==> flow/design.v (excerpt) <==
module datapath(clk, rst, sw, seg0, seg1,seg2,seg3, mem_addr, mem_wdata, mem_we, mem_rdata);
==> flow/config.mk <==
export PLATFORM = sky130hd
export DESIGN_NAME = datapath
export DESIGN_NICKNAME = datapath
export VERILOG_FILES = /design/flow/design.v
export SDC_FILE = /design/flow/constraint.sdc
export NUM_CORES = 4
export LEC_CHECK = 0
export CAP_MARGIN = 20
export CORE_MARGIN = 2
export CORE_UTILIZATION = 72
export CTS_CLUSTER_DIAMETER = 55
export MAX_ROUTING_LAYER = met4
export PLACE_DENSITY_LB_ADDON = 0.2
export SETUP_SLACK_MARGIN = 1.14
export SLEW_MARGIN = 20
==> flow/constraint.sdc <==
create_clock -name core_clock -period 9.3 [get_ports {clk}]
set_input_delay 1.8600 -clock core_clock [delete_from_list [all_inputs] [get_ports {clk}]]
set_output_delay 1.8600 -clock core_clock [all_outputs]
set_load 0.01 [all_outputs]
run.sh (not shown) runs the stock make flow with config.mk's settings and CLKGATE_MAP_FILE=.
The first run ended with an error in 5_1_grt with GRT-0232.
Rerun with:
Settings changed: CORE_UTILIZATION 72 to 65, CTS_CLUSTER_DIAMETER 55 to unset, PLACE_DENSITY_LB_ADDON 0.2 to unset.
What happened:
- The changed run passed the timing, design-rule and antenna checks
- synthesized area stays the same
- synthesized cell count stays the same
- die size climbs by 11%
Rerun with:
Settings changed: CORE_UTILIZATION 65 to 72, CTS_CLUSTER_DIAMETER set to 348, PLACE_DENSITY set to 0.66.
Result: Now the flow stopped in 5_1_grt. Area after synthesis is unchanged. Die area is lower by 9.6%. Synthesized cell count does not change.
Rerun with:
Settings changed: CORE_MARGIN 2 to 4, CORE_UTILIZATION 72 to 40, CTS_CLUSTER_DIAMETER 348 to unset, MAX_ROUTING_LAYER met4 to unset, PLACE_DENSITY 0.66 to unset, SETUP_SLACK_MARGIN 1.14 to unset.
This time the run finished clean.
Die area went up by well over a third.
Synthesized cell count does not change.
Area after synthesis is unchanged.

========
datapath again, from the RTL that the note above started with.
==> flow/design.v (excerpt) <==
module datapath(clk, rst, sw, seg0, seg1,seg2,seg3, mem_addr, mem_wdata, mem_we, mem_rdata);
	input clk, rst;
	input [3:0] sw;
	output [6:0] seg0,seg1,seg2,seg3;
	output [15:0] mem_addr;
	output [15:0] mem_wdata;
	output mem_we;
	input [15:0] mem_rdata;
	wire [15:0] rin, rout;
	wire wr_enable, ram_addr_sel, pcin, ram_out_ctrl, instr_ctrl, acc_enable, acc_out_ctrl, pc_enable, pc_out_ctrl, addsub, a_enable, xor_ctrl, cu_out_ctrl, mul_out_ctrl, mul_acc_out_ctrl, sr_sel, add_ctrl;
	wire[15:0] instr, bus, instr_address, cu_out, r0_out, r1_out,r2_out, r3_out, r4_out, r5_out, r6_out, r7_out, r8_out, r9_out,r10_out, r11_out, r12_out, r13_out, mul_acc_out, sp_out;
	wire [15:0] ra_in, acc_out, sr_out;
	reg [15:0] ram_address, sr_in;
	wire [15:0] ram_out;
	wire[1:0] sp_sel;
	wire[3:0] status_reg;
	sixteen_bit_reg instruction_register(.clk(clk),.rst(rst),.D(bus),.Q(instr),.enable(instr_ctrl));
  ...
clock: 8.04 ns
lec_check: 0
abc_area: 1
cap_margin: 20
core_aspect_ratio: 1.7
core_margin: 2
core_utilization: 63
cts_cluster_diameter: 139
max_routing_layer: met4
place_density_lb_addon: 0.03
slew_margin: 20
tns_end_percent: 40
The first run died in global routing on GRT-0232.
Rerun with:
==> flow/config.mk (replaced) <==
export PLATFORM = sky130hd
export DESIGN_NAME = datapath
export DESIGN_NICKNAME = datapath
export VERILOG_FILES = /design/flow/design.v
export SDC_FILE = /design/flow/constraint.sdc
export NUM_CORES = 4
export LEC_CHECK = 0
export ABC_AREA = 0
export CAP_MARGIN = 20
export CORE_ASPECT_RATIO = 1.7
export CORE_MARGIN = 5
export CORE_UTILIZATION = 54
export CTS_CLUSTER_DIAMETER = 351
export SLEW_MARGIN = 20
export TNS_END_PERCENT = 40
The changed run finished but fails on negative setup slack; die area increases by 22%; synthesized area drops by 0.78%; synthesized cell count drops by 19%.

========
Setup of the baseline:
datapath again, from the RTL that the note above started with.
Design datapath, start of the top module:
module datapath(clk, rst, sw, seg0, seg1,seg2,seg3, mem_addr, mem_wdata, mem_we, mem_rdata);
==> flow/config.mk <==
export PLATFORM = sky130hd
export DESIGN_NAME = datapath
export DESIGN_NICKNAME = datapath
export VERILOG_FILES = /design/flow/design.v
export SDC_FILE = /design/flow/constraint.sdc
export NUM_CORES = 4
export LEC_CHECK = 0
export ABC_AREA = 1
export CAP_MARGIN = 30
export CELL_PAD_IN_SITES_DETAIL_PLACEMENT = 0
export CORE_ASPECT_RATIO = 1.05
export CORE_MARGIN = 4
export CORE_UTILIZATION = 29
export CTS_CLUSTER_DIAMETER = 62
export CTS_CLUSTER_SIZE = 45
export GPL_ROUTABILITY_DRIVEN = 1
export GPL_TIMING_DRIVEN = 0
export MAX_ROUTING_LAYER = met4
export PLACE_DENSITY_LB_ADDON = 0.11
export SETUP_SLACK_MARGIN = 0.85
export SLEW_MARGIN = 5
export TNS_END_PERCENT = 40
==> flow/constraint.sdc <==
create_clock -name core_clock -period 8.97 [get_ports {clk}]
set_input_delay 1.7940 -clock core_clock [delete_from_list [all_inputs] [get_ports {clk}]]
set_output_delay 1.7940 -clock core_clock [all_outputs]
set_load 0.01 [all_outputs]
The baseline | stages: all done | timing, DRC, antenna: all pass
Relative to the baseline, the following input files were edited for the candidate:
# the baseline
export LEC_CHECK = 0
export ABC_AREA = 1
export CAP_MARGIN = 30
export CELL_PAD_IN_SITES_DETAIL_PLACEMENT = 0
export CORE_ASPECT_RATIO = 1.05
export CORE_MARGIN = 4
export CORE_UTILIZATION = 29
export CTS_CLUSTER_DIAMETER = 62
export CTS_CLUSTER_SIZE = 45
export GPL_ROUTABILITY_DRIVEN = 1
export GPL_TIMING_DRIVEN = 0
export MAX_ROUTING_LAYER = met4
export PLACE_DENSITY_LB_ADDON = 0.11
export SETUP_SLACK_MARGIN = 0.85
export SLEW_MARGIN = 5
export TNS_END_PERCENT = 40
create_clock -name core_clock -period 8.97 [get_ports {clk}]
# the candidate
export LEC_CHECK = 0
export CAP_MARGIN = 20
export CORE_MARGIN = 4
export CORE_UTILIZATION = 40
export SLEW_MARGIN = 20
create_clock -name core_clock -period 9.1 [get_ports {clk}]
## What came out
- Summary: with the baseline as the reference, total of fill cells in the finished design in the candidate moved down by more than a quarter.
- In the metrics for the baseline and the candidate, the one carrying the lower synthesized area is the candidate.
- Compared the candidate vs the baseline, and share of the cycle needed by the critical path after routing is up in the candidate.
- Looking at start point of the critical path, the mem_rdata[13] result is from the baseline; the control_unit_inst.state_reg.Q[0] one comes from the candidate.
- The candidate: via total after detailed routing is 9.7% lower than what the baseline reported.
- Taking the baseline as the reference point, the clock-buffer cell count of the candidate rises by 14.
- Post-placement setup slack was lower in the baseline than in the candidate.

========
## alpha
Starting RTL as in the previous note.
==> flow/design.v (excerpt) <==
module datapath(clk, rst, sw, seg0, seg1,seg2,seg3, mem_addr, mem_wdata, mem_we, mem_rdata);
clock: 13.8 ns
lec_check: 0
cap_margin: 20
cell_pad_in_sites_detail_placement: 1
cell_pad_in_sites_global_placement: 3
core_aspect_ratio: 1.05
core_margin: 2
core_utilization: 31
cts_cluster_diameter: 145
gpl_routability_driven: 0
gpl_timing_driven: 0
place_density: 0.53
slew_margin: 20
tns_end_percent: 80
Modified inputs, beta compared to alpha
==> flow/config.mk <==
export PLATFORM = sky130hd
export DESIGN_NAME = datapath
export DESIGN_NICKNAME = datapath
export VERILOG_FILES = /design/flow/design.v
export SDC_FILE = /design/flow/constraint.sdc
export NUM_CORES = 4
export LEC_CHECK = 0
export CAP_MARGIN = 20
export CORE_MARGIN = 2
export CORE_UTILIZATION = 61
export SETUP_SLACK_MARGIN = 1.81
export SLEW_MARGIN = 20
==> flow/constraint.sdc <==
create_clock -name core_clock -period 6.19 [get_ports {clk}]
set_input_delay 1.2380 -clock core_clock [delete_from_list [all_inputs] [get_ports {clk}]]
set_output_delay 1.2380 -clock core_clock [all_outputs]
set_load 0.01 [all_outputs]
==> comparison <==
- Diff beta..alpha | adder-cell share of the synthesized area | unchanged
- Of beta and alpha, the lower buffer count from post-CTS setup fixing belongs to alpha.
- As far as number of standard cells reported by yosys goes, beta and alpha are indistinguishable; the numbers are identical.
- Status: number of I/O port buffers parity (alpha, beta)
- The flow ended early for beta: it failed with a tool error in 5_1_grt.
- Cell count after placement for beta is lower than for alpha.
- Going from alpha to beta, floorplan core density rose 31 points, post-cts sizing count rose 324, die span in y fell about 30%.
Input-level comparison between gamma and beta:
diff --git a/flow/config.mk b/flow/config.mk
--- a/flow/config.mk
+++ b/flow/config.mk
@@ -9,4 +9,4 @@
 export CORE_MARGIN = 2
-export CORE_UTILIZATION = 61
-export SETUP_SLACK_MARGIN = 1.81
+export CORE_UTILIZATION = 65
+export MAX_ROUTING_LAYER = met4
 export SLEW_MARGIN = 20
==> flow/constraint.sdc <==
create_clock -name core_clock -period 7.9 [get_ports {clk}]
set_input_delay 1.5800 -clock core_clock [delete_from_list [all_inputs] [get_ports {clk}]]
set_output_delay 1.5800 -clock core_clock [all_outputs]
set_load 0.01 [all_outputs]
gamma -> stages 100% | layout checks FAIL | setup timing
Re number of flops mapped to enable cells by yosys: no difference whatsoever between beta and gamma.
Reported for gamma and beta, hold-fix buffer count after cts turned out identical to the last digit.
Number of clock buffers inserted by TritonCTS: gamma lower than beta
The run showing the smaller buffer count from post-CTS setup fixing is gamma.
Quantity of gates resized following cts (lower): gamma
Compared with beta, in gamma post-place instance area lower, height of the chip fell by 3.1%, die area saw a decrease, placement-stage worst setup slack rose 1570 ps.
Looking only at total half-perimeter wirelength after legalization and detailed placement, and setting everything else aside, the lower value of gamma and beta goes to gamma.
On global placer's final weighted congestion: gamma sits above beta.
### gamma -> delta
diff --git a/flow/config.mk b/flow/config.mk
--- a/flow/config.mk
+++ b/flow/config.mk
@@ -8,5 +8,4 @@
 export CAP_MARGIN = 20
-export CORE_MARGIN = 2
-export CORE_UTILIZATION = 65
-export MAX_ROUTING_LAYER = met4
+export CORE_MARGIN = 4
+export CORE_UTILIZATION = 40
 export SLEW_MARGIN = 20
==> flow/constraint.sdc <==
create_clock -name core_clock -period 5.15 [get_ports {clk}]
set_input_delay 1.0300 -clock core_clock [delete_from_list [all_inputs] [get_ports {clk}]]
set_output_delay 1.0300 -clock core_clock [all_outputs]
set_load 0.01 [all_outputs]
Results
- Changes observed in delta relative to gamma: simple-gate share of the synthesized area closely matched the old numbers, cell area increased by 13% relative to the old numbers, fmax increased by 0.0058 GHz relative to the old numbers.
- delta finished every stage; the final checks, however, were not passed, the failures being setup timing.
- gamma: complete, dirty (setup timing)
- Taking gamma as the reference, in delta clock-buffer cell count climbed about 11%, portion of the clock cycle consumed by the worst path in the final layout climbed 53 points, worst clock skew on the final layout dropped 6.9 ps, area of the multi-input gates climbed about 2.4%.

========
== P ==
datapath again, from the RTL that the note above started with.
make LEC_CHECK=0 CAP_MARGIN=20 CORE_MARGIN=2 CORE_UTILIZATION=72 CTS_CLUSTER_DIAMETER=337 CTS_CLUSTER_SIZE=81 MAX_ROUTING_LAYER=met4 PLACE_DENSITY_LB_ADDON=0.01 SLEW_MARGIN=20 finish   # period 7.78 ns
P never completed, since it errored out during global routing.
[inputs] Q vs P
- a deleted CTS_CLUSTER_DIAMETER that had been 337
- a deleted CTS_CLUSTER_SIZE that had been 81
- an added SETUP_SLACK_MARGIN of -0.45
- a change of the clock period (ns, I/O delays scaled along) from 7.78 to 8.86
--- outcome ---
Of the runs Q and P, none of them finished clean. Seen in the log of P: GRT-0232 during global routing, after which the run never completed. Reported for Q and P, yosys synthesis chip area turned out identical to the last digit. [compare] base=P new=Q: portion of netlist area occupied by mux cells comparable, netlist area before placement closely matched the old numbers, number of buffers added by the clock tree synthesis step +30. Compared with P, Q shows a lower routability congestion estimate from global placement. Going from P to Q, number of cells in the design after placement shrinks by 83. From P to Q the numbers moved as follows: post-place instance area decreased by 910 um2 relative to the old numbers; post-CTS setup buffer count lower.
What R does differently from Q at the input level:
- CORE_UTILIZATION now 64, was 72
- PLACE_DENSITY_LB_ADDON now 0.08, was 0.01
- MAX_ROUTING_LAYER no longer set, was met4
Findings:
- Of the two values seen for capturing instance or port of the critical path, alu_inst.mul_accumulator.Q[13]$_DFFE_PP0P_ was produced by R and alu_inst.mul_accumulator.Q[15]$_DFFE_PP0P_ by Q.
- What the final checks of Q revealed, after a flow that finished every stage, was a layout that fails on negative setup slack.
- Although it ran to completion, R produced a layout that fails the final checks because of negative setup slack.
- Summary of R over Q: number of nets at the end of the flow went up; final critical-path share of the clock period now smaller; final critical path time including I/O delays and setup lower.
Relative to R, the following input files were edited for S:
- SETUP_SLACK_MARGIN removed (was -0.45)
- CORE_UTILIZATION changed from 64 to 18
- CORE_MARGIN changed from 2 to 4
- PLACE_DENSITY_LB_ADDON removed (was 0.08)
- the clock period (ns, I/O delays scaled along) changed from 8.86 to 14.5
==> results <==
Summary of R and S: one run falls short of a clean finish, namely R.
Taking R as the reference, in S global-route usage moved down; global routing usage on met1 moved down; final worst slack moved up.
S vs. R: layout buffer count excluding clock buffers went down by about 60%.
Compared to R, the router laid down more metal wire for S.
Min area added between synthesis and finish across R and S: S
R and S ended up with roughly the same global-route wire length before repair.
Diff R -> S | number of buffers added for setup after CTS | decrease of 2
Setup changes, S to T
- CORE_UTILIZATION now 59, was 18
- the clock period (ns, I/O delays scaled along) now 9.23, was 14.5
Results
S → T: number of buffers created by CTS increased 2.6%; clock-cell share of area went up.
The final layouts of S and T pass the timing, design-rule and antenna checks.
Worst setup path endpoint = alu_inst.mul_accumulator.Q[15]$_DFFE_PP0P_: T; worst setup path endpoint = status_register.Q[1]$_DFFE_PP0P_: S

========
v45:
Starting RTL as in the previous note.
export LEC_CHECK = 0
export ABC_AREA = 1
export CAP_MARGIN = 20
export CORE_MARGIN = 2
export CORE_UTILIZATION = 72
export CTS_CLUSTER_DIAMETER = 372
export CTS_CLUSTER_SIZE = 99
export PLACE_DENSITY_LB_ADDON = 0.0
export SETUP_SLACK_MARGIN = 0.74
export SLEW_MARGIN = 20
create_clock -name core_clock -period 3.48 [get_ports {clk}]
Status(v45) = ERROR, stage = 5_1_grt
For v3, these inputs were changed with respect to v45:
- PLACE_DENSITY_LB_ADDON removed (was 0.0)
## What came out
- v3 did not finish; the tool stopped in 4_1_cts with error DPL-0033.
- Summary of v3 over v45: die outline area saw little to no change; post-synth tally of flip-flops with integrated enable saw little to no change; adder-cell area share of the yosys netlist saw little to no change.
- v3 vs. v45: number of distinct standard cells referenced by the synthesized netlist held; instance area at placement went up 130 sq um; number of buffers added on ports held; worst setup timing slack at the placement stage went down 0.13 ns.
> inputs changed (v3 -> v22)
- CTS_CLUSTER_DIAMETER: 372 -> unset
- ABC_AREA: 1 -> unset
- CTS_CLUSTER_SIZE: 99 -> unset
- CORE_UTILIZATION: 72 -> 58
- SETUP_SLACK_MARGIN: 0.74 -> -0.45
- the clock period (ns, I/O delays scaled along): 3.48 -> 6.19
- Compared with v3, in v22 post-synthesis simple-gate area fraction -7.4 points, number of nets in the synthesized netlist -768, area after synthesis -0.78%, proportion of synthesized chip area in sequential cells +0.23 points.
- Summary: with v3 as the reference, number of cells in the yosys synthesis report in v22 moved down by more than 10%.
- [compare] base=v3 new=v22: total die area up 23%; standard cell area after detailed placement now sits lower.
- Layout checks on v22: not met. Flow itself completed; violations: negative setup slack.
- v22 vs v3: height of the chip up by more than 10%
- Changes observed in v22 relative to v3: cell count after placement decreased by 755 relative to the old numbers, effective utilization at floorplan decreased by 14 points relative to the old numbers, worst setup slack before clock tree synthesis increased by 1.99 ns relative to the old numbers.
The following lists how v43 was set up differently from v22:
- changing CORE_UTILIZATION from 58 to 59
## What came out
To summarise v43: no stage aborted, but the layout did not pass its checks, failing on max-capacitance violations, max-slew violations, negative setup slack. v22 → v43: placeable core region saw a decrease. Comparing v43 against v22, there is no change at all in number of nets still failing antenna checks after routing. The global-route usage number comes out higher for v43 vs v22. Diff v43..v22 | yosys synthesis chip area | unchanged. Relative to v22, via-per-instance ratio increased by 1.9% in v43. Lower synthesis-to-finish area growth among v43 and v22: v22. Final cycle utilization of the critical path for v43: 3.7 points up relative to v22.
